[flow/config.mk]
export PLATFORM = sky130hd
export DESIGN_NAME = CPU
export DESIGN_NICKNAME = CPU
export VERILOG_FILES = /design/flow/design.v
export SDC_FILE = /design/flow/constraint.sdc
export NUM_CORES = 4
export LEC_CHECK = 0
export CAP_MARGIN = 15
export CORE_MARGIN = 2
export CORE_UTILIZATION = 65
export CTS_CLUSTER_SIZE = 63
export SETUP_SLACK_MARGIN = 0.88
export SLEW_MARGIN = 20
[flow/constraint.sdc]
create_clock -name core_clock -period 9.53 [get_ports {clk}]
set_input_delay 1.9060 -clock core_clock [delete_from_list [all_inputs] [get_ports {clk}]]
set_output_delay 1.9060 -clock core_clock [all_outputs]
set_load 0.01 [all_outputs]
[flow/design.v]
module Mux #(parameter N = 4)(
	input [N-1:0] A, B,
	input S,
	output [N-1:0] C
);
assign C = S? A: B;
endmodule 
module Adder #(parameter N = 4)(
    input [N-1:0] A,B,
    output [N-1:0] C
);
assign C = A+B;
endmodule
module Register #(parameter N = 10) (
	input clk, rst,
	input [N-1:0] D,
	input en,
	output logic [N-1:0] Q
);
always_ff @(posedge clk or posedge rst)
	if(rst) Q <= 10'h00;
	else if(en)
		Q <= D;
endmodule 
module Register_File(
    input  logic [3:0] A1, A2, A3,
    input  logic       clk,
    input  logic       rst,
    input  logic       WE3,
    input  logic [31:0] WD3,
    input  logic [31:0] R15,
    output logic [31:0] RD1, RD2
);
    logic [31:0] rf [14:0];   
    always_ff @(posedge clk) begin
        if (rst) begin
            for (int i = 0; i < 15; i++)
                rf[i] <= 32'h00000000;
        end else if (WE3) begin
            rf[A3] <= WD3;
        end
    end
    assign RD1 = (A1 == 4'b1111) ? R15 : rf[A1];
    assign RD2 = (A2 == 4'b1111) ? R15 : rf[A2];
endmodule
module Extender(
    input  logic [23:0] A,
    input  logic [1:0] ImmSrc,
    output logic [31:0] Out
);
 always_comb
    case(ImmSrc)
    2'b00: Out={24'b0,A[7:0]};
    2'b01: Out={20'b0,A[11:0]};
    2'b10: Out={{6{A[23]}},A[23:0],2'b00};
    default: Out=32'bx; 
    endcase
 endmodule
module ALU #(parameter N = 32)(
    input  logic [N-1:0] A,
    input  logic [N-1:0] B,
    input  logic [1:0]   ALUCtrl,
    output logic [N-1:0] Result,
    output logic [3:0]   Flags  
);
    logic [N:0] pre_Result;   
    logic [N:0] pre_Sub;      
    always_comb begin
        Result     = '0;
        pre_Result = '0;
        pre_Sub    = '0;
        Flags      = 4'b0000;
        case (ALUCtrl)
            2'b10: begin   
                Result = A & B;
            end
            2'b11: begin   
                Result = A | B;
            end
            2'b00: begin   
                pre_Result = {1'b0, A} + {1'b0, B};
                Result     = pre_Result[N-1:0];
                Flags[2]   = pre_Result[N];   
                Flags[3]   = (A[N-1] == B[N-1]) && (Result[N-1] != A[N-1]);  
            end
            2'b01: begin   
                pre_Sub    = {1'b0, A} - {1'b0, B};
                Result     = pre_Sub[N-1:0];
                Flags[2]   = pre_Sub[N];   
                Flags[3]   = (A[N-1] != B[N-1]) && (Result[N-1] != A[N-1]);  
            end
        endcase
        Flags[0] = (Result == 0);      
        Flags[1] = Result[N-1];        
    end
endmodule
module Condition_Check(
    input  logic [3:0] Flag,   
    input  logic [3:0] Cond,
    output logic       CondEx
);
logic V, C, N, Z;
assign {V, C, N, Z} = Flag;
always_comb begin
    case (Cond)
        4'b0000: CondEx = Z;                      
        4'b0001: CondEx = ~Z;                     
        4'b0010: CondEx = C;                      
        4'b0011: CondEx = ~C;                     
        4'b0100: CondEx = N;                      
        4'b0101: CondEx = ~N;                     
        4'b0110: CondEx = V;                      
        4'b0111: CondEx = ~V;                     
        4'b1000: CondEx = ~Z & C;                 
        4'b1001: CondEx = Z | ~C;                 
        4'b1010: CondEx = ~(N ^ V);               
        4'b1011: CondEx = N ^ V;                  
        4'b1100: CondEx = ~Z & ~(N ^ V);          
        4'b1101: CondEx = Z | (N ^ V);            
        4'b1110: CondEx = 1'b1;                   
        default: CondEx = 1'b0;                   
    endcase
end
endmodule
module Decoder (
	input logic [1:0] Op,
	input logic[5:0] Funct,
	input logic[3:0] Rd,
	output logic [1:0] FlagW,
	output logic PCS, RegW, MemW, MemtoReg, ALUSrc, 
	output logic [1:0] ImmSrc, RegSrc, ALUControl,
	output logic NoWrite
);
	logic Branch, ALUOP;
	PC_Logic pc_logic_inst(
		.Rd(Rd),
		.Branch(Branch), 
		.RegW(RegW),
		.PCS(PCS)
	);
	Main_Decoder main_decoder_inst(
		.Op(Op),
		.Funct(Funct),
		.Branch(Branch), 
		.RegW(RegW), 
		.MemW(MemW), 
		.MemtoReg(MemtoReg), 
		.ALUSrc(ALUSrc), 
		.ImmSrc(ImmSrc), 
		.RegSrc(RegSrc),
		.ALUOP(ALUOP)
	);
	ALU_Decoder alu_decoder_inst (
		.ALUOP(ALUOP),
		.Funct(Funct[4:0]),
		.ALUControl(ALUControl), 
		.FlagW(FlagW),
		.NoWrite(NoWrite)
	);
endmodule 
module PC_Logic (
	input logic [3:0] Rd,
	input logic Branch, RegW,
	output logic PCS
);
	assign PCS = ((Rd == 4'd15) & RegW) | Branch;
endmodule 
module Main_Decoder (
	input logic [1:0] Op,
	input logic [5:0] Funct,
	output logic Branch, RegW, MemW, MemtoReg, ALUSrc, 
	output logic [1:0] ImmSrc, RegSrc,
	output logic ALUOP
);
    always_comb begin
	     Branch = 0;
        RegW = 0;
        MemW = 0;
        MemtoReg = 0;
        ALUSrc = 0;
        ImmSrc = 2'b00;
        RegSrc = 2'b00;
        ALUOP = 0;
        case (Op)
            2'b00: begin
					 Branch = 0;
					 MemtoReg = 0;
					 MemW = 0;
					 RegW = 1;
					 ALUOP = 1;
                if (Funct[5] == 1'b0) begin
                    ALUSrc = 0;
                    RegSrc = 2'b00;
                end else begin
                    ALUSrc = 1;
                    ImmSrc = 2'b00;
                    RegSrc = 2'b00;  
                end
            end
            2'b01: begin
					 Branch = 0;
					 ALUSrc = 1;
					 ImmSrc = 2'b01;
					 ALUOP = 0;
                if (Funct[0] == 1'b0) begin
                    MemW  = 1;
                    RegW  = 0;
                    RegSrc = 2'b10;
                end else begin
						  MemtoReg = 1;
						  MemW = 0;
						  RegW = 1;
						  RegSrc = 2'b00;
                end
            end
            2'b10: begin
					 Branch = 1;
					 MemtoReg = 0;
					 MemW = 0;
					 ALUSrc = 1;
					 ImmSrc = 2'b10;
					 RegW = 0;
					 RegSrc = 2'b01;
					 ALUOP = 0;
            end
        endcase
    end
endmodule
module ALU_Decoder (
	input logic ALUOP,
	input logic [4:0] Funct,
	output logic [1:0] ALUControl, FlagW,
	output logic NoWrite
);
	always_comb begin
		 case (ALUOP)
			  1'b0: begin
					ALUControl = 2'b00;
					FlagW      = 2'b00;
					NoWrite    = 1'b0;
			  end
			  1'b1: begin
					case (Funct[4:1])
						 4'b0100: begin
							  ALUControl = 2'b00;
							  FlagW      = Funct[0] ? 2'b11 : 2'b00;
							  NoWrite    = 1'b0;
						 end
						 4'b0010: begin
							  ALUControl = 2'b01;
							  FlagW      = Funct[0] ? 2'b11 : 2'b00;
							  NoWrite    = 1'b0;
						 end
						 4'b0000: begin
							  ALUControl = 2'b10;
							  FlagW      = Funct[0] ? 2'b10 : 2'b00;
							  NoWrite    = 1'b0;
						 end
						 4'b1100: begin
							  ALUControl = 2'b11;
							  FlagW      = Funct[0] ? 2'b10 : 2'b00;
							  NoWrite    = 1'b0;
						 end
						 4'b1010: begin 
							  ALUControl = 2'b01;
							  FlagW = 2'b11;
							  NoWrite = 1'b1;
						 end
						 default: begin
							  ALUControl = 2'b00;
							  FlagW      = 2'b00;
							  NoWrite    = 1'b0;
						 end
					endcase
			  end
		 endcase
	end
endmodule 
module Control_Unit(
    input  logic [3:0] Cond,
    input  logic [1:0] Op,
    input  logic [5:0] Funct,
    input  logic [3:0] Rd,
    input  logic [3:0] Flags,
    input  logic       clk,
    input  logic       rst,
    output logic       PCSrc,
    output logic       MemtoReg,
    output logic       MemWrite,
    output logic [1:0] ALUControl,
    output logic       ALUSrc,
    output logic [1:0] ImmSrc,
    output logic       RegWrite,
    output logic [1:0] RegSrc
);
    logic       RegW;
    logic       MemW;
    logic       ALUOP;
    logic       Branch;
    logic       PCS;
    logic       CondEx;
    logic [1:0] FlagW;
    logic [3:0] ALUfLags;
	 logic NoWrite;
	Decoder decoder_inst (
		.Op(Op),
		.Funct(Funct),
		.Rd(Rd),
		.FlagW(FlagW),
		.PCS(PCS), 
		.RegW(RegW), 
		.MemW(MemW), 
		.MemtoReg(MemtoReg), 
		.ALUSrc(ALUSrc), 
		.ImmSrc(ImmSrc), 
		.RegSrc(RegSrc), 
		.ALUControl(ALUControl),
		.NoWrite(NoWrite)
	);
    Register #(2) Register_Flag1(
        .clk(clk), 
        .rst(rst),
        .D(Flags[3:2]),
        .en(FlagW[1] & CondEx),
        .Q(ALUfLags[3:2])
    );
    Register #(2) Register_Flag2(
        .clk(clk), 
        .rst(rst),
        .D(Flags[1:0]),
        .en(FlagW[0] & CondEx),
        .Q(ALUfLags[1:0])
    );
    Condition_Check inst_Condition_Check(
        .Flag(ALUfLags), 
        .Cond(Cond), 
        .CondEx(CondEx)
    );
    assign PCSrc     = PCS & CondEx & ~NoWrite;
    assign RegWrite  = RegW & CondEx;
    assign MemWrite  = MemW & CondEx;
endmodule
module CPU (
	input logic clk, rst,
	input logic [31:0] Instr,
	input logic [31:0] ReadData,
	output logic [31:0] WriteData,
	output logic MemWrite,
	output logic [31:0] PC,
	output logic [31:0] ALUResult,
	output logic [31:0] Result
);
	logic [3:0] RA1, RA2;
	logic [31:0] SrcA, SrcB;
	logic [31:0] next_PC, PCPlus4, PCPlus8;
	logic [31:0] ExtImm;
	logic PCSrc;
	logic MemtoReg;
	logic [1:0] ALUControl;
	logic ALUSrc;
	logic [1:0] ImmSrc;
	logic RegWrite;
	logic [1:0] RegSrc;
	logic [3:0] AluFlags;
	logic started;
	logic load_PC;
	always_ff @(posedge clk or posedge rst) begin
		if (rst)
			started <= 0;
		else
			started <= 1;
	end
	assign load_PC = started;
	Mux #(.N(32)) next_PC_inst (
		.A(Result),
		.B(PCPlus4),
		.S(PCSrc),
		.C(next_PC)
	);
	Register #(.N(32)) PC_Register (
		.clk(clk), 
		.rst(rst),
		.D(next_PC),
		.en(load_PC),
		.Q(PC)
	);
	Mux #(.N(4)) RA1_inst (
		.A(4'd15),
		.B(Instr[19:16]),
		.S(RegSrc[0]),
		.C(RA1)
	);
	Mux #(.N(4)) RA2_inst (
		.A(Instr[15:12]),
		.B(Instr[3:0]),
		.S(RegSrc[1]),
		.C(RA2)
	);
	Adder #(.N(32)) PCPlus4_inst (
		.A(PC),
		.B(32'd4),
		.C(PCPlus4)
	);
	Adder #(.N(32)) PCPlus8_inst (
		.A(32'd8),
		.B(PC),
		.C(PCPlus8)
	);
	Register_File Reg_file_inst (
		.A1(RA1),
		.A2(RA2),
		.A3(Instr[15:12]),
		.clk(clk),
		.rst(rst),
		.WE3(RegWrite),
		.R15(PCPlus8),
		.RD1(SrcA),
		.RD2(WriteData),
		.WD3(Result)
	);
	Extender Extender_ins (
		.A(Instr[23:0]),
		.ImmSrc(ImmSrc),
		.Out(ExtImm)
	);
	Mux #(.N(32)) ALUSrc_inst (
		.A(ExtImm),
		.B(WriteData),
		.S(ALUSrc),
		.C(SrcB)
	);
	ALU #(.N(32)) ALU_inst (
		.A(SrcA),
		.B(SrcB),
		.ALUCtrl(ALUControl),
		.Result(ALUResult),
		.Flags(AluFlags)
	);
	Mux #(.N(32)) MemToReg_inst (
		.A(ReadData),
		.B(ALUResult),
		.S(MemtoReg),
		.C(Result)
	);
	Control_Unit CU_Inst (
		.clk(clk),
		.rst(rst),
		.Cond(Instr[31:28]),
		.Op(Instr[27:26]),
		.Funct(Instr[25:20]),
		.Rd(Instr[15:12]),
		.Flags(AluFlags),
		.PCSrc(PCSrc),
		.MemtoReg(MemtoReg),
		.MemWrite(MemWrite),
		.ALUControl(ALUControl),
		.ALUSrc(ALUSrc),
		.ImmSrc(ImmSrc),
		.RegWrite(RegWrite),
		.RegSrc(RegSrc)
	);
endmodule
[flow/run.sh]
#!/bin/bash
# the make line also repeats each setting of config.mk as NAME=value (left out here)
make -C /OpenROAD-flow-scripts/flow DESIGN_CONFIG=/design/flow/config.mk WORK_HOME=/design/flow/orfs CLKGATE_MAP_FILE= finish
==> results of run 1 <==
==> per-layer routing <==
metal | overflow | track usage [%]
met5 | 6 | 72.55
met4 | 68 | 86.31
met3 | 31 | 86.45
met2 | 70 | 96.51
met1 | 37 | 90.30
==> timing repair <==
action,CTS
cloned,3
gates resized,487
buffers inserted,129
pin swaps,132
setup endpoints to repair,63
==> metrics by stage <==
stage / instances / setup WS (ns) / power [mW]
4_1_cts: 4976 / 0.2493 / 10.20
3_3_place_gp: 4753 / -0.7785 / 7.325
3_5_place_dp: 4753 / -0.8372 / 7.438
2_1_floorplan: 3558 / 0.7510 / 4.963
==> reports/qor.txt, run 1 <==
Yosys aoi share -> 14.73%
Yosys simple share -> 16.10%
Chip Height -> 235.0 um
Port buffer count -> 194
Row cnt -> 84
Overflow left after global routing -> 212
Leading area contributor after synthesis -> edfxtp_1
Core area -> 0.05266 mm^2
Top-Level Pins -> 195
Gpl congestion -> 1.051
Largest cells by area -> edfxtp_1, mux4_2, nor2_1, ha_1, nand2_1
Root Driver -> clkbuf_16
TritonCTS Sinks -> 519
GRT Resource Usage Total -> 90.19%
Main logic family after synthesis -> simple AND/OR/NAND/NOR gates
Dpl cell area -> 0.04156 mm^2
Avg Cell Area, Syn -> 9.748 um^2
Last stage -> global routing
Fp_density -> 65.87%
Post-synth top cells -> nor2_1, edfxtp_1, nand2_1
# hold bufs at CTS -> 0
Die Width -> 235.0 um
XOR Share, Synth -> 1.995%
Cell area after synthesis -> 0.03468 mm^2
Post-DP HPWL -> 106500 um
Synth Area in Adders -> 3.976%
Clock Path Buffers -> 3
Asr flop ratio synth -> 7.129%
Top cell area share -> 41.73%
H-tree depth -> 2
Syn nets -> 3733
Most common cell in the netlist -> nor2_1
Gate Count Post-Synth -> 3558
Synth Seq Share -> 44.40%
Inserted Clock Buffers -> 51
Post-synth EDFFs -> 482
Ys flops -> 519
Synth warn -> 9
Die ar. -> 0.05522 mm^2
Yosys Instances -> 3558
Unique cell types -> 101
Tool Error -> [ERROR GRT-0232] Routing congestion too high. Check the congestion heatmap in the GUI.
Status -> stopped before the end
MUX share of area -> 13.34%
Top FF cell, synth -> edfxtp_1
Yosys stat area -> 0.03468 mm^2
==> run 2, diff against run 1 <==
Settings changed: CAP_MARGIN 15 to 20, CORE_UTILIZATION 65 to 44, CTS_CLUSTER_SIZE 63 to default, SETUP_SLACK_MARGIN 0.88 to default.
Clock period 9.53 ns to 17.2 ns, I/O delays scaled along.
==> reports/qor.txt, run 2 <==
Status -> timing/DRC/antenna clean
Largest cells by area -> edfxtp_1, mux4_2, nor2_1, ha_1, nand2_1
Sequential power share -> 32.8%
R2R Path End -> Reg_file_inst.rf[0][23]$_SDFFCE_PN0P_
Cell area after synthesis -> 0.03468 mm^2
Ys flops -> 519
Vias per cell -> 6.425
TritonRoute pass-1 iters -> 7
Combinational share of power -> 43.4%
XOR Share, Synth -> 1.995%
Clk slew on worst S/H paths -> 0.06 ns
Worst Path Buf+Inv -> 5
Worst hold path type -> flop to flop
Yosys simple share -> 16.10%
P_sw -> 2.003 mW
P_comb -> 2.10 mW
Final setup viols -> 0
Worst Tran Pin Value -> 1.172 ns
Synth Area in Adders -> 3.976%
Reg2reg start -> PC_Register.Q[3]$_DFFE_PP0P_
Setup bufs post-CTS -> 0
Top Consumer -> combinational cells
Final hold viol count -> 0
P_seq -> 1.59 mW
RSZ-0062 raised after global routing -> false
Yosys stat area -> 0.03468 mm^2
Register area -> 0.01540 mm^2
Iter 0 DRT Violations -> 4132
Final net count -> 3796
Syn nets -> 3733
Worst path depth -> 23
Fillers -> 7071
CP arrival -> 11.84 ns
MUX share of area -> 13.34%
Post-synth top cells -> nor2_1, edfxtp_1, nand2_1
Cts repair resizes -> 0
TritonCTS Sinks -> 519
Inserted Clock Buffers -> 55
Top Family by Delay on Critical Path -> AND-OR/OR-AND gates
Tcrit/Tclk final -> 88.82%
Asr flop ratio synth -> 7.129%
Die Width -> 284.8 um
Register-to-Register Path Depth -> 21
WS Path Type -> primary input to output port
Die ar. -> 0.08109 mm^2
Gpl congestion -> 0.9936
Routed Antenna Nets -> 0
Hold path start -> CU_Inst.Register_Flag1.Q[0]$_DFFE_PP0P_
Fin cells -> 4707
CTS tree -> yes
Skew final -> 0.02799 ns
Tmin final -> 15.28 ns
Setup TNS -> 0 ns
Yosys aoi share -> 14.73%
Top FF cell, synth -> edfxtp_1
Clock Power Share -> 23.8%
Fp_density -> 44.62%
Clock-net power -> 1.16 mW
Worst Hold Path EP -> CU_Inst.Register_Flag1.Q[0]$_DFFE_PP0P_
Avg Cell Area, Syn -> 9.748 um^2
P_int -> 2.844 mW
FF-to-FF setup slack -> 10.36 ns
Crit-path slowest cell -> mux2_8
Peak supply drop -> 0.08300 mV
Synth Seq Share -> 44.40%
Worst rel slew slack -> 21.57%
Top-Level Pins -> 195
Initial antenna violation count -> 4
Placed insts -> 4604
Switching share of power -> 41.32%
GRT Resource Usage Total -> 34.24%
First-pass GRT wire length -> 202700 um
Row cnt -> 102
Main logic family after synthesis -> simple AND/OR/NAND/NOR gates
Unique cell types -> 101
Crit-path max cell delay -> 0.71 ns
Crit path launch -> Instr[27]
WL final -> 142400 um
Crit path max fanout -> 55
Fmax -> 65.46 MHz
Max_cap viols -> 0
Pwr dens -> 123.0 mW/mm^2
CP endpoint kind -> output port
Yosys Instances -> 3558
Vias -> 30240
H-tree depth -> 2
Leading area contributor after synthesis -> edfxtp_1
Combinational Area -> 0.01759 mm^2
Cell chain of the critical path -> clkdlybuf4s50_1 > inv_1 > ha_1 > nand2b_1 > mux2_8 > buf_4 > mux4_2 > mux4_2 > a21oi_1 > mux2i_1 > ha_1 > nor2_4 > and3b_1 > nor3_1 > a2111o_1 > a31oi_4 > a41oi_1 > xnor2_1 > a221oi_2 > nor3_2 > a21oi_4 > inv_1 > clkdlybuf4s50_1
Chip Height -> 284.8 um
WHS Path Cells -> 2
Core area -> 0.07772 mm^2
Most common cell in the netlist -> nor2_1
Post-synth EDFFs -> 482
Root Driver -> clkbuf_16
Tool warnings -> 98
Drc violations -> 0
Top cell area share -> 41.73%
Gate Count Post-Synth -> 3558
CP endpoint -> Result[30]
# hold bufs at CTS -> 0
DR WL/cell -> 30.26 um
Largest net degree at the start of global routing -> 82
Clock Path Buffers -> 3
Pleak -> 15.07 nW
P&R area growth vs syn -> 13.61%
Post-DP HPWL -> 95370 um
Port buffer count -> 194
CP required -> 13.76 ns
Overflow left after global routing -> 0
Synth warn -> 9
Vias in the first global route -> 28610
Final-report max-slew violation count -> 0
Critical Path Source Type -> primary input
Worst-Skew Late Latency -> 0.63 ns
run 2: area by class of cell:
type / count / area share (%)
well taps: 1040 / 3.302
flip-flops and latches: 519 / 39.08
inverters: 172 / 1.639
repair buffers: 304 / 7.040
clock inverters: 34 / 0.6224
clock buffers: 66 / 3.652
multi-input cells: 2569 / 44.64
diodes: 3 / 0.01905
run 2: routing by layer:
layer | up-vias | share of wire [%] | global-route usage, %
li1 | 12970 | - | -
met1 | 14810 | 38 | 45.85
met2 | 2110 | 44 | 52.54
met3 | 354 | 13 | 9.808
met4 | 4 | 4.4 | 13.43
met5 | - | 0.018 | 0
run 2: through the flow:
| step | total power [mW] | instance area [um^2] | hold WS [ns] | worst slack (ns) | utilization, % |
|---|---|---|---|---|---|
| finish | 4.847 | 39400 | 0.5323 | 1.924 | 50.70 |
| global route | 5.013 | 39400 | 0.5581 | 1.470 | 50.69 |
| CTS | 4.794 | 39400 | 0.5307 | 1.958 | 50.69 |
| detailed placement | 3.651 | 37710 | 0.5174 | 1.979 | 48.52 |
| global placement | 3.655 | 37710 | 0.5015 | 2.048 | 48.52 |
| floorplan | 2.713 | 34680 | 0.4628 | 4.950 | - |
==> run 3, diff against run 2 <==
Settings changed: CORE_UTILIZATION 44 to 58, SETUP_SLACK_MARGIN from default to 1.21, TNS_END_PERCENT from default to 5.
Clock period 17.2 ns to 9.53 ns, I/O delays scaled along.
==> reports/qor.txt, run 3 <==
Vias per cell -> 6.977
Most common cell in the netlist -> nor2_1
Crit path launch -> Instr[27]
Main logic family after synthesis -> simple AND/OR/NAND/NOR gates
Post-synth EDFFs -> 482
Placed insts -> 4876
Row cnt -> 89
Fin cells -> 5028
Tool warnings -> 103
Hold Slack -> 0.5774 ns
P&R area growth vs syn -> 29.64%
Fillers -> 3981
Cell area after synthesis -> 0.03468 mm^2
Unique cell types -> 101
Initial antenna violation count -> 7
Tcrit/Tclk final -> 100.8%
Avg Cell Area, Syn -> 9.748 um^2
Yosys stat area -> 0.03468 mm^2
Peak supply drop -> 0.2224 mV
Status -> failed layout checks
Hold path start -> CU_Inst.Register_Flag2.Q[0]$_DFFE_PP0P_
Worst Tran Pin Value -> 1.153 ns
Port buffer count -> 194
Worst Path Buf+Inv -> 12
Post-synth top cells -> nor2_1, edfxtp_1, nand2_1
Final Power -> 10.10 mW
Iter 0 DRT Violations -> 6595
Worst-Skew Late Latency -> 0.63 ns
Clock Path Buffers -> 3
WL final -> 155700 um
H-tree depth -> 2
Yosys Instances -> 3558
TritonRoute pass-1 iters -> 10
P_sw -> 4.088 mW
DR WL/cell -> 30.98 um
Largest net degree at the start of global routing -> 74
Dpl cell area -> 0.04196 mm^2
Final hold viol count -> 0
Crit-path max cell delay -> 0.53 ns
WS Path Type -> primary input to output port
R2R Path End -> Reg_file_inst.rf[12][30]$_SDFFCE_PN0P_
Synth warn -> 9
Pwr dens -> 224.6 mW/mm^2
Inserted Clock Buffers -> 52
Sequential power share -> 28.5%
Switching share of power -> 40.49%
Syn nets -> 3733
Routed Antenna Nets -> 0
Skew final -> 0.03238 ns
Root Driver -> clkbuf_16
Clock Power Share -> 20.5%
Final setup viols -> 3
Combinational share of power -> 51.0%
Setup TNS -> -0.08916 ns
GRT Resource Usage Total -> 48.91%
WHS Path Cells -> 1
Yosys aoi share -> 14.73%
Critical Path Source Type -> primary input
Top Family by Delay on Critical Path -> AND-OR/OR-AND gates
Worst Hold Path EP -> CU_Inst.Register_Flag2.Q[0]$_DFFE_PP0P_
First-pass GRT wire length -> 223200 um
Fin worst setup slack -> -0.07192 ns
Final Instance Area -> 0.04496 mm^2
Fp_density -> 58.76%
Crit path max fanout -> 10
Gate Count Post-Synth -> 3558
FF-to-FF setup slack -> 3.10 ns
Asr flop ratio synth -> 7.129%
Worst rel slew slack -> 22.84%
Worst hold path type -> flop to flop
Pleak -> 18.47 nW
Max_cap viols -> 0
CP endpoint kind -> output port
Final-report max-slew violation count -> 0
Tmin final -> 9.602 ns
Ys flops -> 519
P_seq -> 2.88 mW
Crit-path slowest cell -> a2111o_1
Drc violations -> 0
TritonCTS Sinks -> 519
Chip Height -> 248.5 um
Final net count -> 4384
Synth Seq Share -> 44.40%
Largest cells by area -> edfxtp_1, mux4_2, nor2_1, ha_1, nand2_1
Top-Level Pins -> 195
XOR Share, Synth -> 1.995%
CP endpoint -> Result[30]
Vias in the first global route -> 34950
Yosys simple share -> 16.10%
Die Width -> 248.5 um
CP arrival -> 7.70 ns
Core area -> 0.05902 mm^2
Reg2reg start -> PC_Register.Q[3]$_DFFE_PP0P_
Gpl congestion -> 1.031
CTS tree -> yes
Synth Area in Adders -> 3.976%
MUX share of area -> 13.34%
Worst path depth -> 31
Top cell area share -> 41.73%
Leading area contributor after synthesis -> edfxtp_1
Fmax -> 104.1 MHz
Top Consumer -> combinational cells
Violated checks -> setup timing
CP required -> 7.62 ns
RSZ-0062 raised after global routing -> true
P_comb -> 5.15 mW
Overflow left after global routing -> 0
Post-DP HPWL -> 106300 um
Top FF cell, synth -> edfxtp_1
Register-to-Register Path Depth -> 24
Clock-net power -> 2.07 mW
P_int -> 6.009 mW
Clk slew on worst S/H paths -> 0.07 ns
Die ar. -> 0.06177 mm^2
Vias -> 35080
run 3: stage by stage:
| stage | utilization, % | worst slack [ns] |
|---|---|---|
| final | 76.18 | -0.07192 |
| after floorplan | - | 0.7510 |
| after CTS | 75.41 | 0.07836 |
| after global routing | 76.16 | -0.1686 |
| after detailed placement | 71.09 | -0.8877 |
| after global placement | 71.09 | -0.9292 |
run 3: timing repair:
| item | in CTS | in global routing |
|---|---|---|
| cloned | 2 | 1 |
| hold buffers | 0 | 0 |
| gates resized | 162 | 123 |
| endpoints found under the setup margin | 63 | 63 |
| setup buffers | 45 | 4 |
| pin swaps | 70 | 40 |
run 3: layout make-up:
| class | count | area, um^2 | area share (%) |
|---|---|---|---|
| multi-input combinational | 2569 | 18460 | 41.06 |
| sequential | 519 | 15400 | 34.25 |
| timing repair buffer | 895 | 7801 | 17.35 |
| clock buffer | 62 | 1360 | 3.025 |
| tap | 773 | 967.2 | 2.151 |
| inverter | 172 | 660.6 | 1.469 |
| clock inverter | 33 | 297.8 | 0.6623 |
| antenna | 5 | 12.51 | 0.02783 |
run 3: routing by layer:
layer	global-route usage, %	wire length, um
met1	60.80	51430
met2	71.60	65200
met3	21.84	27890
met4	26.24	11200
met5	0	28
==> run 4, diff against run 3 <==
Settings changed: CORE_UTILIZATION 58 to 62, PLACE_DENSITY from default to 0.42, SETUP_SLACK_MARGIN 1.21 to default, TNS_END_PERCENT 5 to default.
Clock period 9.53 ns to 20.6 ns, I/O delays scaled along.
==> reports/qor.txt, run 4 <==
Ys flops -> 519
Vias in the first global route -> 31240
Setup TNS -> 0 ns
TritonCTS Sinks -> 519
Skew final -> 0.02698 ns
Setup bufs post-CTS -> 0
Synth Area in Adders -> 3.976%
Register-to-Register Path Depth -> 22
Chip Height -> 240.5 um
Final hold viol count -> 0
Unique cell types -> 101
Cell area after synthesis -> 0.03468 mm^2
Crit path launch -> Instr[27]
Final net count -> 3772
Row cnt -> 86
WHS Path Cells -> 2
Vias -> 32140
Iter 0 DRT Violations -> 6453
Status -> timing/DRC/antenna clean
Die ar. -> 0.05785 mm^2
Clock Power Share -> 23.8%
Clk slew on worst S/H paths -> 0.06 ns
Final setup viols -> 0
Tool warnings -> 100
Synth warn -> 9
Tcrit/Tclk final -> 85.03%
R2R Path End -> Reg_file_inst.rf[0][31]$_SDFFCE_PN0P_
Pre-CTS WS -> 3.383 ns
MUX share of area -> 13.34%
Synth Seq Share -> 44.40%
CP endpoint kind -> output port
Root Driver -> clkbuf_16
Asr flop ratio synth -> 7.129%
TritonRoute pass-1 iters -> 10
Post-DP HPWL -> 90800 um
Reg2reg start -> PC_Register.Q[4]$_DFFE_PP0P_
Initial antenna violation count -> 3
Clock Path Buffers -> 3
Switching share of power -> 40.45%
Worst Tran Pin Value -> 1.173 ns
Fillers -> 3971
Leading area contributor after synthesis -> edfxtp_1
Worst rel slew slack -> 21.81%
Syn nets -> 3733
CTS tree -> yes
# hold bufs at CTS -> 0
Drc violations -> 0
Gpl congestion -> 1.011
P_comb -> 1.73 mW
Top Consumer -> combinational cells
Inserted Clock Buffers -> 49
Routed Antenna Nets -> 0
Max_cap viols -> 0
Register area -> 0.01540 mm^2
FF-to-FF setup slack -> 13.84 ns
Crit-path max cell delay -> 0.88 ns
CP required -> 16.48 ns
Post-synth EDFFs -> 482
Pwr dens -> 103.5 mW/mm^2
Yosys stat area -> 0.03468 mm^2
Top-Level Pins -> 195
Worst-Skew Late Latency -> 0.60 ns
Worst path depth -> 24
Core area -> 0.05520 mm^2
Yosys simple share -> 16.10%
Combinational share of power -> 43.1%
Top Family by Delay on Critical Path -> multiplexers
Vias per cell -> 7.330
Top FF cell, synth -> edfxtp_1
First-pass GRT wire length -> 202500 um
P_seq -> 1.33 mW
WS Path Type -> primary input to output port
Port buffer count -> 194
Worst Hold Path EP -> CU_Inst.Register_Flag1.Q[0]$_DFFE_PP0P_
Hold path start -> CU_Inst.Register_Flag1.Q[0]$_DFFE_PP0P_
Cts repair resizes -> 0
Avg Cell Area, Syn -> 9.748 um^2
P_int -> 2.396 mW
Overflow left after global routing -> 0
P_sw -> 1.627 mW
Yosys Instances -> 3558
Die Width -> 240.5 um
CP endpoint -> Result[31]
Worst hold path type -> flop to flop
H-tree depth -> 2
Combinational Area -> 0.01759 mm^2
Crit path max fanout -> 73
P&R area growth vs syn -> 12.06%
Most common cell in the netlist -> nor2_1
WL final -> 141200 um
Critical Path Source Type -> primary input
DR WL/cell -> 32.19 um
Fmax -> 57.09 MHz
Cell chain of the critical path -> clkdlybuf4s50_1 > inv_1 > ha_1 > nand2b_1 > mux2_8 > buf_4 > mux4_2 > mux4_2 > a21oi_1 > nor2_1 > a31o_2 > ha_1 > inv_1 > a21oi_1 > o31ai_1 > o31ai_1 > nand3b_1 > a41oi_1 > o2bb2ai_1 > mux2i_1 > a31oi_4 > mux2i_4 > inv_2 > clkdlybuf4s50_1
Hold Slack -> 0.5253 ns
Top cell area share -> 41.73%
RSZ-0062 raised after global routing -> false
Fp_density -> 62.83%
Pleak -> 14.97 nW
Gate Count Post-Synth -> 3558
GRT Resource Usage Total -> 48.40%
Tmin final -> 17.52 ns
Yosys aoi share -> 14.73%
Clock-net power -> 0.957 mW
Peak supply drop -> 0.1169 mV
Largest net degree at the start of global routing -> 78
Fin worst setup slack -> 3.085 ns
Sequential power share -> 33.1%
CP arrival -> 13.40 ns
XOR Share, Synth -> 1.995%
Largest cells by area -> edfxtp_1, mux4_2, nor2_1, ha_1, nand2_1
Main logic family after synthesis -> simple AND/OR/NAND/NOR gates
Post-synth top cells -> nor2_1, edfxtp_1, nand2_1
Final-report max-slew violation count -> 0
Worst Path Buf+Inv -> 6
Crit-path slowest cell -> mux2_8
## run 4: stage by stage
step	total power, mW	cell area (um^2)	utilization, %	cells
3_5_place_dp	2.995	37200	67.40	4294
2_1_floorplan	2.265	34680	-	3558
5_1_grt	4.120	38860	70.40	4383
3_3_place_gp	2.971	37190	67.37	4294
4_1_cts	3.933	38860	70.39	4383
6_report	4.024	38860	70.40	4385
## run 4: layout make-up
| class | instances | area share, % |
|---|---|---|
| timing repair buffer | 286 | 6.771 |
| clock buffer | 59 | 3.361 |
| sequential | 519 | 39.63 |
| inverter | 172 | 1.661 |
| tap | 748 | 2.408 |
| antenna | 2 | 0.01288 |
| clock inverter | 30 | 0.8886 |
| multi-input combinational | 2569 | 45.27 |
## run 4: layer usage
| layer | GRT usage [%] | part of all wire, % | vias up | wire length, um |
|---|---|---|---|---|
| li1 | - | - | 12930 | - |
| met2 | 71.49 | 43 | 3291 | 60030 |
| met4 | 25.77 | 7.0 | 4 | 9906 |
| met3 | 18.31 | 18 | 834 | 24780 |
| met1 | 62.03 | 33 | 15090 | 46410 |
| met5 | 0 | 0.019 | - | 27 |
==> run 5, diff against run 4 <==
Settings changed: ABC_AREA from default to 0, CORE_ASPECT_RATIO from default to 0.73, CORE_UTILIZATION 62 to 70, CTS_CLUSTER_DIAMETER from default to 239, CTS_CLUSTER_SIZE from default to 53, MAX_ROUTING_LAYER from default to met4, PLACE_DENSITY 0.42 to 0.66, SETUP_SLACK_MARGIN from default to 1.29.
Clock period 20.6 ns to 9.53 ns, I/O delays scaled along.
==> reports/qor.txt, run 5 <==
Status -> stopped before the end
Last stage -> global routing
Tool Error -> [ERROR GRT-0232] Routing congestion too high. Check the congestion heatmap in the GUI.
MUX share of area -> 13.34%
Post-DP HPWL -> 104600 um
GRT Resource Usage Total -> 83.86%
Leading area contributor after synthesis -> edfxtp_1
Avg Cell Area, Syn -> 9.748 um^2
TritonCTS Sinks -> 519
Syn nets -> 3733
Main logic family after synthesis -> simple AND/OR/NAND/NOR gates
XOR Share, Synth -> 1.995%
Post-synth EDFFs -> 482
Fp_density -> 71.10%
Post-synth top cells -> nor2_1, edfxtp_1, nand2_1
Top-Level Pins -> 195
Synth Seq Share -> 44.40%
Pre-CTS WS -> -0.7805 ns
Unique cell types -> 101
Die ar. -> 0.05136 mm^2
# hold bufs at CTS -> 0
Yosys aoi share -> 14.73%
Port buffer count -> 194
Top FF cell, synth -> edfxtp_1
Chip Height -> 194.2 um
Clock Path Buffers -> 3
Top cell area share -> 41.73%
Gate Count Post-Synth -> 3558
Yosys Instances -> 3558
Synth Area in Adders -> 3.976%
H-tree depth -> 1
Most common cell in the netlist -> nor2_1
Largest cells by area -> edfxtp_1, mux4_2, nor2_1, ha_1, nand2_1
Asr flop ratio synth -> 7.129%
Inserted Clock Buffers -> 13
Yosys simple share -> 16.10%
Synth warn -> 9
Cell area after synthesis -> 0.03468 mm^2
Root Driver -> clkbuf_16
Die Width -> 264.5 um
Ys flops -> 519
Yosys stat area -> 0.03468 mm^2
Overflow left after global routing -> 117
Core area -> 0.04878 mm^2
Row cnt -> 69
Gpl congestion -> 1.179
## run 5: metal layers
layer / global-route usage, % / GRT overflow
met1: 83.76 / 1
met3: 71.63 / 0
met2: 94.73 / 53
met5: - / -
met4: 80.93 / 63
## run 5: what timing repair did
action,in CTS
cloned,7
setup buffers,111
pin swaps,98
gates resized,367
setup endpoints to repair,64
## run 5: through the flow
step,TNS [ns],std cells,cell area (um^2),total power [mW]
floorplan,0,3558,35270,5.071
global placement,-13.95,4694,41570,7.282
detailed placement,-17.05,4694,41570,7.409
CTS,0,4834,43920,8.734
==> run 6, diff against run 5 <==
Settings changed: ABC_AREA 0 to default, CELL_PAD_IN_SITES_DETAIL_PLACEMENT from default to 1, CELL_PAD_IN_SITES_GLOBAL_PLACEMENT from default to 1, CORE_ASPECT_RATIO 0.73 to default, CORE_MARGIN 2 to 4, CORE_UTILIZATION 70 to 40, CTS_CLUSTER_DIAMETER 239 to 310, CTS_CLUSTER_SIZE 53 to default, GPL_ROUTABILITY_DRIVEN from default to 0, MAX_ROUTING_LAYER met4 to default, PLACE_DENSITY 0.66 to default, PLACE_DENSITY_LB_ADDON from default to 0.13, SETUP_SLACK_MARGIN 1.29 to default, SLEW_MARGIN 20 to 35.
Clock period 9.53 ns to 20.0 ns, I/O delays scaled along.
==> reports/qor.txt, run 6 <==
Top Consumer -> combinational cells
Register-to-Register Path Depth -> 22
Hold path start -> CU_Inst.Register_Flag1.Q[0]$_DFFE_PP0P_
Die ar. -> 0.09148 mm^2
Crit path launch -> Instr[27]
Combinational share of power -> 41.8%
Peak supply drop -> 0.06327 mV
Status -> timing/DRC/antenna clean
P&R area growth vs syn -> 14.78%
Iter 0 DRT Violations -> 3431
P_comb -> 1.79 mW
Vias in the first global route -> 31670
# hold bufs at CTS -> 0
Worst Hold Path EP -> CU_Inst.Register_Flag1.Q[0]$_DFFE_PP0P_
Ys flops -> 519
TritonCTS Sinks -> 519
Synth Seq Share -> 44.40%
Routed Antenna Nets -> 0
Switching share of power -> 40.28%
Fmax -> 58.30 MHz
Top FF cell, synth -> edfxtp_1
FF-to-FF setup slack -> 13.37 ns
CP endpoint -> Result[31]
Final net count -> 3788
CP required -> 16.00 ns
Top cell area share -> 41.73%
Port buffer count -> 194
Die Width -> 302.5 um
GRT Resource Usage Total -> 33.08%
CP endpoint kind -> output port
Overflow left after global routing -> 0
Most used cell, CP -> nor2_1
Pwr dens -> 107.6 mW/mm^2
Critical Path Source Type -> primary input
Largest cells by area -> edfxtp_1, mux4_2, nor2_1, ha_1, nand2_1
Cts repair resizes -> 0
Synth Area in Adders -> 3.976%
Crit-path slowest cell -> mux2_8
TritonRoute pass-1 iters -> 8
Worst Tran Pin Value -> 0.9374 ns
Final-report max-slew violation count -> 0
XOR Share, Synth -> 1.995%
Avg Cell Area, Syn -> 9.748 um^2
Largest net degree at the start of global routing -> 107
Yosys stat area -> 0.03468 mm^2
Asr flop ratio synth -> 7.129%
Crit path max fanout -> 55
Post-synth EDFFs -> 482
Clk slew on worst S/H paths -> 0.07 ns
Unique cell types -> 101
Gate Count Post-Synth -> 3558
RSZ-0062 raised after global routing -> false
Tcrit/Tclk final -> 85.76%
First-pass GRT wire length -> 221500 um
Vias -> 30730
Worst Path Buf+Inv -> 7
Tmin final -> 17.15 ns
CP arrival -> 13.15 ns
CTS tree -> yes
MUX share of area -> 13.34%
Vias per cell -> 6.394
Pleak -> 15.17 nW
Setup bufs post-CTS -> 0
Top Family by Delay on Critical Path -> buffers and inverters
Synth warn -> 9
Tool warnings -> 101
P_int -> 2.558 mW
WS Path Type -> primary input to output port
H-tree depth -> 2
WHS Path Cells -> 2
Fp_density -> 40.54%
R2R Path End -> Reg_file_inst.rf[14][31]$_SDFFCE_PN0P_
Worst hold path type -> flop to flop
Sequential power share -> 32.0%
Yosys simple share -> 16.10%
Crit-path max cell delay -> 0.76 ns
P_seq -> 1.37 mW
Top-Level Pins -> 195
Worst path depth -> 25
Yosys Instances -> 3558
Worst rel slew slack -> 36.85%
Initial antenna violation count -> 4
Inserted Clock Buffers -> 58
Post-DP HPWL -> 102300 um
WL final -> 154600 um
Reg2reg start -> PC_Register.Q[3]$_DFFE_PP0P_
DR WL/cell -> 32.17 um
Chip Height -> 302.5 um
Max_cap viols -> 0
Most common cell in the netlist -> nor2_1
Core area -> 0.08555 mm^2
Worst-Skew Late Latency -> 0.65 ns
Clock-net power -> 1.12 mW
Root Driver -> clkbuf_16
Final setup viols -> 0
Final hold viol count -> 0
Main logic family after synthesis -> simple AND/OR/NAND/NOR gates
Yosys aoi share -> 14.73%
Setup TNS -> 0 ns
Hold Slack -> 0.5386 ns
Drc violations -> 0
P_sw -> 1.725 mW
Syn nets -> 3733
Leading area contributor after synthesis -> edfxtp_1
Skew final -> 0.02467 ns
Clock Power Share -> 26.2%
Row cnt -> 107
Clock Path Buffers -> 3
Post-synth top cells -> nor2_1, edfxtp_1, nand2_1
Cell area after synthesis -> 0.03468 mm^2
==> run 6: routing by layer <==
layer  track usage, %  part of all wire, %  up-vias
li1                 -                    -    12940
met1            43.69                   39    15670
met2            53.41                   46     1700
met3            6.004                  9.7      421
met4            14.82                  5.1        2
met5                0               0.0019        -
==> run 6: through the flow <==
| stage | setup WS, ns | cells | area [um^2] | utilization (%) | power (mW) |
|---|---|---|---|---|---|
| 2_1_floorplan | 6.630 | 3558 | 34680 | - | 2.333 |
| 3_3_place_gp | 3.051 | 4694 | 37770 | 44.15 | 3.106 |
| 3_5_place_dp | 2.982 | 4696 | 37800 | 44.19 | 3.138 |
| 4_1_cts | 2.939 | 4803 | 39750 | 46.47 | 4.261 |
| 5_1_grt | 2.411 | 4804 | 39800 | 46.53 | 4.447 |
| 6_report | 2.847 | 4806 | 39810 | 46.53 | 4.284 |
==> run 6: final cells by class <==
type | count | area [um^2]
flip-flops and latches | 519 | 15400
multi-input cells | 2569 | 17650
diodes | 2 | 5.005
clock buffers | 67 | 1506
fillers | 9454 | 45740
clock inverters | 40 | 444.2
well taps | 1144 | 1431
repair buffers | 293 | 2729
inverters | 172 | 645.6
==> run 7, diff against run 6 <==
Settings changed: CELL_PAD_IN_SITES_GLOBAL_PLACEMENT 1 to default, CORE_ASPECT_RATIO from default to 1.38, CORE_MARGIN 4 to 2, CTS_CLUSTER_DIAMETER 310 to default, GPL_ROUTABILITY_DRIVEN 0 to default, PLACE_DENSITY_LB_ADDON 0.13 to default, SLEW_MARGIN 35 to 20.
==> reports/qor.txt, run 7 <==
Status -> timing/DRC/antenna clean
Final hold viol count -> 0
Unique cell types -> 101
Switching share of power -> 41.00%
XOR Share, Synth -> 1.995%
Overflow left after global routing -> 0
Crit-path max cell delay -> 0.89 ns
Synth warn -> 9
Hold path start -> CU_Inst.Register_Flag1.Q[0]$_DFFE_PP0P_
Clock-net power -> 0.982 mW
Yosys simple share -> 16.10%
Fp_density -> 40.44%
Avg Cell Area, Syn -> 9.748 um^2
Most used cell, CP -> inv_1
Tool warnings -> 98
# hold bufs at CTS -> 0
Vias in the first global route -> 32330
Most common cell in the netlist -> nor2_1
MUX share of area -> 13.34%
FF-to-FF setup slack -> 13.37 ns
Synth Seq Share -> 44.40%
Post-synth EDFFs -> 482
WHS Path Cells -> 2
Fin worst setup slack -> 3.429 ns
Tcrit/Tclk final -> 82.86%
Worst Hold Path EP -> CU_Inst.Register_Flag1.Q[0]$_DFFE_PP0P_
Gate Count Post-Synth -> 3558
Post-DP HPWL -> 101100 um
Crit-path slowest cell -> mux2_8
Cell area after synthesis -> 0.03468 mm^2
Vias -> 30950
Top Consumer -> combinational cells
Iter 0 DRT Violations -> 3029
Row cnt -> 126
Synth Area in Adders -> 3.976%
Setup TNS -> 0 ns
Clk slew on worst S/H paths -> 0.07 ns
Port buffer count -> 194
Root Driver -> clkbuf_16
Tmin final -> 16.57 ns
Placed insts -> 4708
Crit path launch -> Instr[27]
Max_cap viols -> 0
CP arrival -> 12.57 ns
Vias per cell -> 6.450
Worst path depth -> 27
Top FF cell, synth -> edfxtp_1
P_sw -> 1.698 mW
Asr flop ratio synth -> 7.129%
Pleak -> 15.01 nW
Post-synth top cells -> nor2_1, edfxtp_1, nand2_1
TritonCTS Sinks -> 519
Cts repair resizes -> 0
Peak supply drop -> 0.05694 mV
Critical Path Source Type -> primary input
CTS tree -> yes
Final-report max-slew violation count -> 0
CP endpoint kind -> output port
Syn nets -> 3733
Pwr dens -> 104.9 mW/mm^2
Worst Path Buf+Inv -> 6
Skew final -> 0.01766 ns
CP required -> 16.00 ns
ANT cells -> 0
Main logic family after synthesis -> simple AND/OR/NAND/NOR gates
Fin cells -> 4798
Drc violations -> 0
Routed Antenna Nets -> 0
Final Power -> 4.141 mW
R2R Path End -> Reg_file_inst.rf[14][31]$_SDFFCE_PN0P_
RSZ-0062 raised after global routing -> false
Gpl congestion -> 0.9898
Reg2reg start -> PC_Register.Q[3]$_DFFE_PP0P_
Crit path max fanout -> 75
Sequential power share -> 33.1%
Die Width -> 254.7 um
Setup bufs post-CTS -> 0
First-pass GRT wire length -> 215300 um
DR WL/cell -> 31.20 um
Fmax -> 60.34 MHz
Worst hold path type -> flop to flop
P_int -> 2.443 mW
P_comb -> 1.79 mW
Core area -> 0.08576 mm^2
P_seq -> 1.37 mW
Worst-Skew Late Latency -> 0.61 ns
Ys flops -> 519
Yosys stat area -> 0.03468 mm^2
Chip Height -> 349.9 um
WS Path Type -> primary input to output port
CP endpoint -> Result[30]
Largest cells by area -> edfxtp_1, mux4_2, nor2_1, ha_1, nand2_1
Combinational share of power -> 43.1%
Leading area contributor after synthesis -> edfxtp_1
Die ar. -> 0.08911 mm^2
Top Family by Delay on Critical Path -> AND-OR/OR-AND gates
Inserted Clock Buffers -> 51
Clock Power Share -> 23.7%
TritonRoute pass-1 iters -> 6
Worst Tran Pin Value -> 1.189 ns
Yosys Instances -> 3558
Register-to-Register Path Depth -> 23
P&R area growth vs syn -> 13.78%
Top cell area share -> 41.73%
Largest net degree at the start of global routing -> 81
Pre-CTS WS -> 3.457 ns
Initial antenna violation count -> 1
Worst rel slew slack -> 20.44%
Yosys aoi share -> 14.73%
GRT Resource Usage Total -> 33.16%
WL final -> 149700 um
Final setup viols -> 0
H-tree depth -> 2
Final net count -> 3784
Clock Path Buffers -> 3
Top-Level Pins -> 195
==> run 7: per-layer routing <==
metal	GRT usage [%]	wire length, um
met3	5.445	13990
met2	54.53	70800
met5	0	12
met1	38.75	52280
met4	25.15	12600
==> run 7: layout make-up <==
cell class / count / area, um^2
inverter: 172 / 645.6
multi-input combinational: 2569 / 17630
timing repair buffer: 296 / 2714
sequential: 519 / 15400
tap: 1152 / 1441
clock inverter: 28 / 300.3
fill: 9614 / 46300
clock buffer: 62 / 1328
==> run 7: per-stage QoR <==
step	instance area (um^2)	utilization (%)	hold WS, ns
after floorplan	34680	-	0.4628
after global placement	37830	44.11	0.4854
after detailed placement	37830	44.11	0.5010
after CTS	39460	46.01	0.5174
after global routing	39460	46.01	0.5781
final	39460	46.01	0.5136
==> run 8, diff against run 7 <==
Settings changed: CELL_PAD_IN_SITES_DETAIL_PLACEMENT 1 to default, CORE_ASPECT_RATIO 1.38 to default, CORE_UTILIZATION 40 to 12.
Clock period 20.0 ns to 29.9 ns, I/O delays scaled along.
==> reports/qor.txt, run 8 <==
Status -> timing/DRC/antenna clean
Clock Power Share -> 21.7%
Final setup viols -> 0
Row cnt -> 197
Pwr dens -> 66.84 mW/mm^2
Critical Path Source Type -> primary input
Crit-path slowest cell -> buf_4
R2R Path End -> Reg_file_inst.rf[7][30]$_SDFFCE_PN0P_
Fmax -> 47.89 MHz
Top Family by Delay on Critical Path -> multiplexers
Yosys Instances -> 3558
Peak supply drop -> 0.04369 mV
Yosys simple share -> 16.10%
Yosys aoi share -> 14.73%
Tool warnings -> 98
Unique cell types -> 101
Yosys stat area -> 0.03468 mm^2
Synth Area in Adders -> 3.976%
Avg Cell Area, Syn -> 9.748 um^2
Cts repair resizes -> 0
Register-to-Register Path Depth -> 22
Root Driver -> clkbuf_16
Largest net degree at the start of global routing -> 75
Worst rel slew slack -> 20.11%
TritonRoute pass-1 iters -> 6
CTS tree -> yes
Tmin final -> 20.88 ns
Hold Slack -> 0.5661 ns
Post-DP HPWL -> 120800 um
WL final -> 170300 um
Leading area contributor after synthesis -> edfxtp_1
P&R area growth vs syn -> 22.94%
Synth warn -> 9
RSZ-0062 raised after global routing -> false
Fp_density -> 12.05%
WHS Path Cells -> 2
Die ar. -> 0.2933 mm^2
Iter 0 DRT Violations -> 3865
CP endpoint kind -> output port
Asr flop ratio synth -> 7.129%
P_comb -> 1.31 mW
Most common cell in the netlist -> nor2_1
FF-to-FF setup slack -> 22.81 ns
Skew final -> 0.02802 ns
Core area -> 0.2879 mm^2
First-pass GRT wire length -> 234800 um
Synth Seq Share -> 44.40%
WS Path Type -> primary input to output port
Worst Path Buf+Inv -> 6
Vias per cell -> 4.090
Fillers -> 32280
Post-synth EDFFs -> 482
Hold path start -> CU_Inst.Register_Flag1.Q[0]$_DFFE_PP0P_
Gpl congestion -> 0.9586
Routed Antenna Nets -> 0
Reg2reg start -> PC_Register.Q[3]$_DFFE_PP0P_
CP required -> 23.92 ns
Ys flops -> 519
Clock-net power -> 0.620 mW
Cell area after synthesis -> 0.03468 mm^2
Setup bufs post-CTS -> 0
CP endpoint -> Result[31]
Switching share of power -> 43.59%
Worst Tran Pin Value -> 1.189 ns
Post-synth top cells -> nor2_1, edfxtp_1, nand2_1
Top Consumer -> combinational cells
MUX share of area -> 13.34%
Crit path launch -> Instr[27]
Final net count -> 3784
Final Instance Area -> 0.04264 mm^2
Largest cells by area -> edfxtp_1, mux4_2, nor2_1, ha_1, nand2_1
Die Width -> 541.6 um
P_sw -> 1.242 mW
Gate Count Post-Synth -> 3558
Tcrit/Tclk final -> 69.84%
CP arrival -> 14.90 ns
Sequential power share -> 32.2%
Final hold viol count -> 0
P_seq -> 0.917 mW
Max_cap viols -> 0
DR WL/cell -> 22.91 um
Overflow left after global routing -> 0
Inserted Clock Buffers -> 49
H-tree depth -> 2
Vias in the first global route -> 29540
Worst Hold Path EP -> CU_Inst.Register_Flag1.Q[0]$_DFFE_PP0P_
Crit path max fanout -> 60
Worst-Skew Late Latency -> 0.61 ns
Setup TNS -> 0 ns
Vias -> 30400
Drc violations -> 0
GRT Resource Usage Total -> 11.14%
Pleak -> 14.96 nW
Combinational share of power -> 46.1%
Final Power -> 2.850 mW
Top cell area share -> 41.73%
Clock Path Buffers -> 3
Register area -> 0.01540 mm^2
Clk slew on worst S/H paths -> 0.06 ns
P_int -> 1.608 mW
Top-Level Pins -> 195
Chip Height -> 541.6 um
Final-report max-slew violation count -> 0
Crit-path max cell delay -> 0.85 ns
Main logic family after synthesis -> simple AND/OR/NAND/NOR gates
Syn nets -> 3733
Worst path depth -> 24
Dpl cell area -> 0.04111 mm^2
Cell chain of the critical path -> clkdlybuf4s50_1 > inv_1 > ha_1 > nand2b_1 > mux2_8 > buf_4 > mux4_2 > mux4_2 > a21oi_1 > mux2i_1 > ha_1 > nor2b_2 > a211oi_4 > a2111oi_4 > o31ai_1 > nand3b_1 > a41oi_1 > o2bb2ai_1 > mux2i_1 > a31oi_4 > mux2i_4 > buf_4 > inv_2 > clkdlybuf4s50_1
Port buffer count -> 194
Post-layout util -> 14.81%
# hold bufs at CTS -> 0
Initial antenna violation count -> 22
Top FF cell, synth -> edfxtp_1
Combinational Area -> 0.01762 mm^2
Worst hold path type -> flop to flop
XOR Share, Synth -> 1.995%
TritonCTS Sinks -> 519
## run 8: stage by stage
stage                     setup slack, ns  std cells
after floorplan                     12.57       3558
after global placement              9.022       7339
after detailed placement            9.037       7339
after CTS                           9.028       7426
after global routing                8.596       7426
final                               9.018       7433
## run 8: final cells by class
class / count / share of cell area, %
Sequential cell: 519 / 36.12
Timing Repair Buffer: 298 / 6.371
Multi-Input combinational cell: 2569 / 41.32
Antenna cell: 7 / 0.04108
Tap cell: 3781 / 11.09
Clock buffer: 67 / 3.254
Inverter: 172 / 1.514
Clock inverter: 20 / 0.2934
## run 8: layer usage
layer | share of wire, % | wire length, um | GRT usage [%] | vias to the layer above
met3 | 11 | 17970 | 2.704 | 473
met2 | 45 | 76470 | 17.95 | 2050
li1 | - | - | - | 12930
met4 | 8.2 | 13990 | 7.492 | 16
met1 | 36 | 61790 | 13.09 | 14940
met5 | 0.067 | 114 | 0 | -
==> run 9, diff against run 8 <==
Settings changed: ABC_AREA from default to 1, CAP_MARGIN 20 to 30, CELL_PAD_IN_SITES_DETAIL_PLACEMENT from default to 0, CORE_ASPECT_RATIO from default to 0.94, CORE_UTILIZATION 12 to 40, TNS_END_PERCENT from default to 10.
Clock period 29.9 ns to 20.0 ns, I/O delays scaled along.
==> reports/qor.txt, run 9 <==
Status -> timing/DRC/antenna clean
Hold Slack -> 0.5813 ns
Switching share of power -> 44.71%
Post-DP HPWL -> 114700 um
Worst rel slew slack -> 27.90%
WL final -> 172800 um
Fillers -> 9461
Fin cells -> 6311
Peak supply drop -> 0.08278 mV
Combinational share of power -> 44.7%
Post-synth EDFFs -> 495
Top-Level Pins -> 195
Crit path launch -> Instr[27]
R2R Path End -> Reg_file_inst.rf[2][30]$_SDFFCE_PN0P_
MUX share of area -> 0%
Worst path depth -> 32
Routed Antenna Nets -> 0
CP endpoint kind -> output port
GRT Resource Usage Total -> 34.88%
Pleak -> 17.44 nW
Max_cap viols -> 0
Largest cells by area -> edfxtp_1, nand2_1, nor2_1, nand3_1, inv_1
TritonRoute pass-1 iters -> 6
Root Driver -> clkbuf_16
Top cell area share -> 39.42%
Die ar. -> 0.09675 mm^2
P_int -> 2.502 mW
Inserted Clock Buffers -> 59
Fmax -> 63.59 MHz
Iter 0 DRT Violations -> 5096
Top Consumer -> combinational cells
Tcrit/Tclk final -> 78.62%
P_sw -> 2.023 mW
Final net count -> 5214
Top Family by Delay on Critical Path -> buffers and inverters
Final-report max-slew violation count -> 0
Hold path start -> CU_Inst.Register_Flag1.Q[1]$_DFFE_PP0P_
Post-synth top cells -> nand2_1, nor2_1, inv_1
Main logic family after synthesis -> simple AND/OR/NAND/NOR gates
Clk slew on worst S/H paths -> 0.06 ns
Synth Seq Share -> 41.87%
Ys flops -> 532
Worst-Skew Late Latency -> 0.66 ns
First-pass GRT wire length -> 243800 um
Avg Cell Area, Syn -> 7.503 um^2
Most common cell in the netlist -> nand2_1
Tool warnings -> 104
Final Instance Area -> 0.04216 mm^2
Worst hold path type -> flop to flop
Vias per cell -> 5.868
Clock-net power -> 1.11 mW
TritonCTS Sinks -> 532
Crit path max fanout -> 52
Unique cell types -> 63
Asr flop ratio synth -> 6.955%
FF-to-FF setup slack -> 13.32 ns
CP arrival -> 11.72 ns
Synth Area in Adders -> 3.657%
Tmin final -> 15.72 ns
Reg2reg start -> PC_Register.Q[3]$_DFFE_PP0P_
Row cnt -> 109
Vias -> 37030
Dpl cell area -> 0.04024 mm^2
RSZ-0062 raised after global routing -> false
WS Path Type -> primary input to output port
CP endpoint -> Result[30]
Vias in the first global route -> 34380
P_seq -> 1.40 mW
Clock Power Share -> 24.5%
Syn nets -> 5201
Placed insts -> 6199
Skew final -> 0.03356 ns
Setup bufs post-CTS -> 0
XOR Share, Synth -> 1.092%
Initial antenna violation count -> 2
Worst Path Buf+Inv -> 10
P&R area growth vs syn -> 11.80%
Yosys Instances -> 5026
Chip Height -> 301.7 um
Top FF cell, synth -> edfxtp_1
Yosys simple share -> 27.02%
Most used cell, CP -> nand2_1
Crit-path slowest cell -> clkdlybuf4s50_1
Core area -> 0.09369 mm^2
Combinational Area -> 0.01809 mm^2
Port buffer count -> 194
Cts repair resizes -> 0
Register-to-Register Path Depth -> 29
Yosys stat area -> 0.03771 mm^2
DR WL/cell -> 27.38 um
Leading area contributor after synthesis -> edfxtp_1
Largest net degree at the start of global routing -> 186
Worst Tran Pin Value -> 1.068 ns
Cell area after synthesis -> 0.03771 mm^2
Die Width -> 320.7 um
P_comb -> 2.02 mW
Worst Hold Path EP -> CU_Inst.Register_Flag1.Q[1]$_DFFE_PP0P_
Synth warn -> 9
CP required -> 16.00 ns
Final Power -> 4.526 mW
Fp_density -> 40.25%
Sequential power share -> 30.8%
Yosys aoi share -> 15.76%
Gpl congestion -> 0.9959
Setup TNS -> 0 ns
Register area -> 0.01579 mm^2
WHS Path Cells -> 2
Final hold viol count -> 0
Critical Path Source Type -> primary input
Clock Path Buffers -> 3
# hold bufs at CTS -> 0
Gate Count Post-Synth -> 5026
Final setup viols -> 0
Drc violations -> 0
Pwr dens -> 107.4 mW/mm^2
H-tree depth -> 2
Crit-path max cell delay -> 0.54 ns
Overflow left after global routing -> 0
CTS tree -> yes
[run 9: per-layer routing]
layer  wire [um]  global-route usage [%]  share of wire [%]
met1       70810                   48.48                 41
met2       74290                   52.30                 43
met3       18840                   6.930                 11
met4        8864                   15.96                5.1
met5           0                       0                  0
[run 9: final cells by class]
type | count | share of cell area [%]
antenna | 1 | 0.005936
clock inverter | 35 | 0.7420
timing repair buffer | 278 | 6.162
sequential | 532 | 37.46
tap | 1221 | 3.624
clock buffer | 76 | 3.799
multi-input combinational | 3578 | 42.91
inverter | 590 | 5.301
[run 9: metrics by stage]
step | worst slack [ns] | utilization (%)
detailed placement | 4.424 | 42.95
finish | 4.275 | 44.99
CTS | 4.401 | 44.99
global route | 3.943 | 44.99
global placement | 4.466 | 42.95
floorplan | 8.234 | -
==> run 10, diff against run 9 <==
Settings changed: ABC_AREA 1 to default, CAP_MARGIN 30 to 20, CELL_PAD_IN_SITES_DETAIL_PLACEMENT 0 to 2, CELL_PAD_IN_SITES_GLOBAL_PLACEMENT from default to 0, CORE_ASPECT_RATIO 0.94 to 1.73, CORE_MARGIN 2 to 4, CORE_UTILIZATION 40 to 23, CTS_CLUSTER_DIAMETER from default to 310, GPL_ROUTABILITY_DRIVEN from default to 0, HOLD_SLACK_MARGIN from default to 0.23, MIN_ROUTING_LAYER from default to met2, PLACE_DENSITY_LB_ADDON from default to 0.03, SLEW_MARGIN 20 to 0, TNS_END_PERCENT 10 to default.
==> reports/qor.txt, run 10 <==
Status -> timing/DRC/antenna clean
DR WL/cell -> 36.04 um
Crit-path slowest cell -> nor4_1
Yosys simple share -> 16.10%
Vias in the first global route -> 47400
Fmax -> 56.22 MHz
Post-layout util -> 27.33%
Pleak -> 15.22 nW
WL final -> 204700 um
GRT Resource Usage Total -> 37.60%
P_int -> 2.523 mW
Register area -> 0.01540 mm^2
Clock-net power -> 1.13 mW
Yosys Instances -> 3558
Clock Path Buffers -> 3
P_sw -> 1.997 mW
Post-synth EDFFs -> 482
Final setup viols -> 0
Synth warn -> 9
Pwr dens -> 110.3 mW/mm^2
H-tree depth -> 2
CP required -> 16.00 ns
CP endpoint kind -> output port
Core area -> 0.1500 mm^2
Worst Path Buf+Inv -> 7
Main logic family after synthesis -> simple AND/OR/NAND/NOR gates
# hold bufs at CTS -> 0
Skew final -> 0.03553 ns
Pre-CTS WS -> 2.693 ns
Top FF cell, synth -> edfxtp_1
Die ar. -> 0.1573 mm^2
Most used cell, CP -> nor2_1
XOR Share, Synth -> 1.995%
Crit path launch -> Instr[27]
Most Crowded Layer GR -> met2
TritonRoute pass-1 iters -> 10
R2R Path End -> CU_Inst.Register_Flag2.Q[0]$_DFFE_PP0P_
Worst path depth -> 24
Iter 0 DRT Violations -> 8022
Root Driver -> clkbuf_16
Peak supply drop -> 0.06146 mV
Post-DP HPWL -> 137600 um
Leading area contributor after synthesis -> edfxtp_1
Initial antenna violation count -> 0
Ys flops -> 519
WS Path Type -> primary input to output port
Cell chain of the critical path -> clkdlybuf4s50_1 > inv_1 > ha_1 > nand2b_1 > mux2_8 > buf_4 > mux4_2 > mux4_2 > nor2_1 > nor2_1 > a31o_2 > ha_1 > inv_1 > nor4_1 > o211ai_1 > a21oi_2 > a21oi_1 > nor2_1 > mux2i_1 > a31oi_4 > mux2i_4 > buf_4 > inv_2 > clkdlybuf4s50_1
Setup TNS -> 0 ns
Routed Antenna Nets -> 0
Final net count -> 3809
CTS tree -> yes
Die Width -> 303.2 um
Tool warnings -> 102
Most common cell in the netlist -> nor2_1
Synth Seq Share -> 44.40%
Unique cell types -> 101
Hold path start -> CU_Inst.Register_Flag2.Q[0]$_DFFE_PP0P_
Worst rel slew slack -> 21.61%
Tcrit/Tclk final -> 88.93%
Asr flop ratio synth -> 7.129%
Combinational Area -> 0.01769 mm^2
Avg Cell Area, Syn -> 9.748 um^2
Top Consumer -> combinational cells
Yosys aoi share -> 14.73%
Cell area after synthesis -> 0.03468 mm^2
Reg2reg start -> PC_Register.Q[3]$_DFFE_PP0P_
Vias -> 41310
Fillers -> 16490
Met1 Usage GRT -> 0%
Crit path max fanout -> 53
Fp_density -> 23.12%
Synth Area in Adders -> 3.976%
CP endpoint -> Result[31]
Fin cells -> 5678
Final-report max-slew violation count -> 0
Cts repair resizes -> 0
Chip Height -> 518.8 um
Top-Level Pins -> 195
Drc violations -> 0
MUX share of area -> 13.34%
Largest cells by area -> edfxtp_1, mux4_2, nor2_1, ha_1, nand2_1
Fin worst setup slack -> 2.214 ns
Global-route met3 utilization -> 44.98%
Setup bufs post-CTS -> 0
Inserted Clock Buffers -> 58
FF-to-FF setup slack -> 11.75 ns
CP arrival -> 13.79 ns
Crit-path max cell delay -> 0.90 ns
P_seq -> 1.39 mW
P&R area growth vs syn -> 18.20%
Worst-Skew Late Latency -> 0.69 ns
Vias per cell -> 7.275
Worst hold path type -> flop to flop
Register-to-Register Path Depth -> 22
Tmin final -> 17.79 ns
Critical Path Source Type -> primary input
Switching share of power -> 44.18%
Top cell area share -> 41.73%
Final hold viol count -> 0
Sequential power share -> 30.7%
Placed insts -> 5555
Max_cap viols -> 0
Clk slew on worst S/H paths -> 0.07 ns
Post-synth top cells -> nor2_1, edfxtp_1, nand2_1
Combinational share of power -> 44.3%
Row cnt -> 187
Worst Hold Path EP -> CU_Inst.Register_Flag2.Q[0]$_DFFE_PP0P_
Overflow left after global routing -> 0
Top Family by Delay on Critical Path -> buffers and inverters
WHS Path Cells -> 1
Worst Tran Pin Value -> 1.176 ns
Port buffer count -> 194
P_comb -> 2.00 mW
First-pass GRT wire length -> 276600 um
TritonCTS Sinks -> 519
Largest net degree at the start of global routing -> 106
RSZ-0062 raised after global routing -> false
Clock Power Share -> 25.0%
Gate Count Post-Synth -> 3558
Yosys stat area -> 0.03468 mm^2
Met2 usage -> 48.03%
Syn nets -> 3733
run 10: area by class of cell:
cell class | instances | share of cell area, %
timing repair buffer | 314 | 7.023
antenna | 12 | 0.07325
multi-input combinational | 2569 | 43.15
inverter | 172 | 1.575
sequential | 519 | 37.56
clock inverter | 34 | 0.7447
clock buffer | 74 | 3.812
tap | 1984 | 6.055
run 10: routing by layer:
layer | vias up | wire [um]
met5 | - | 1751
met4 | 46 | 19760
met3 | 1550 | 76950
met2 | 13630 | 106200
met1 | 13150 | 0
li1 | 12940 | -
run 10: metrics by stage:
stage	area, um^2	total power [mW]	hold slack, ns
3_5_place_dp	39070	3.317	0.5382
3_3_place_gp	39030	3.285	0.5306
2_1_floorplan	34680	2.333	0.4628
6_report	41000	4.521	0.5530
5_1_grt	40970	4.691	0.5883
4_1_cts	40930	4.445	0.5515
Power figures rest on the tool's default switching activity, not on a simulated workload.
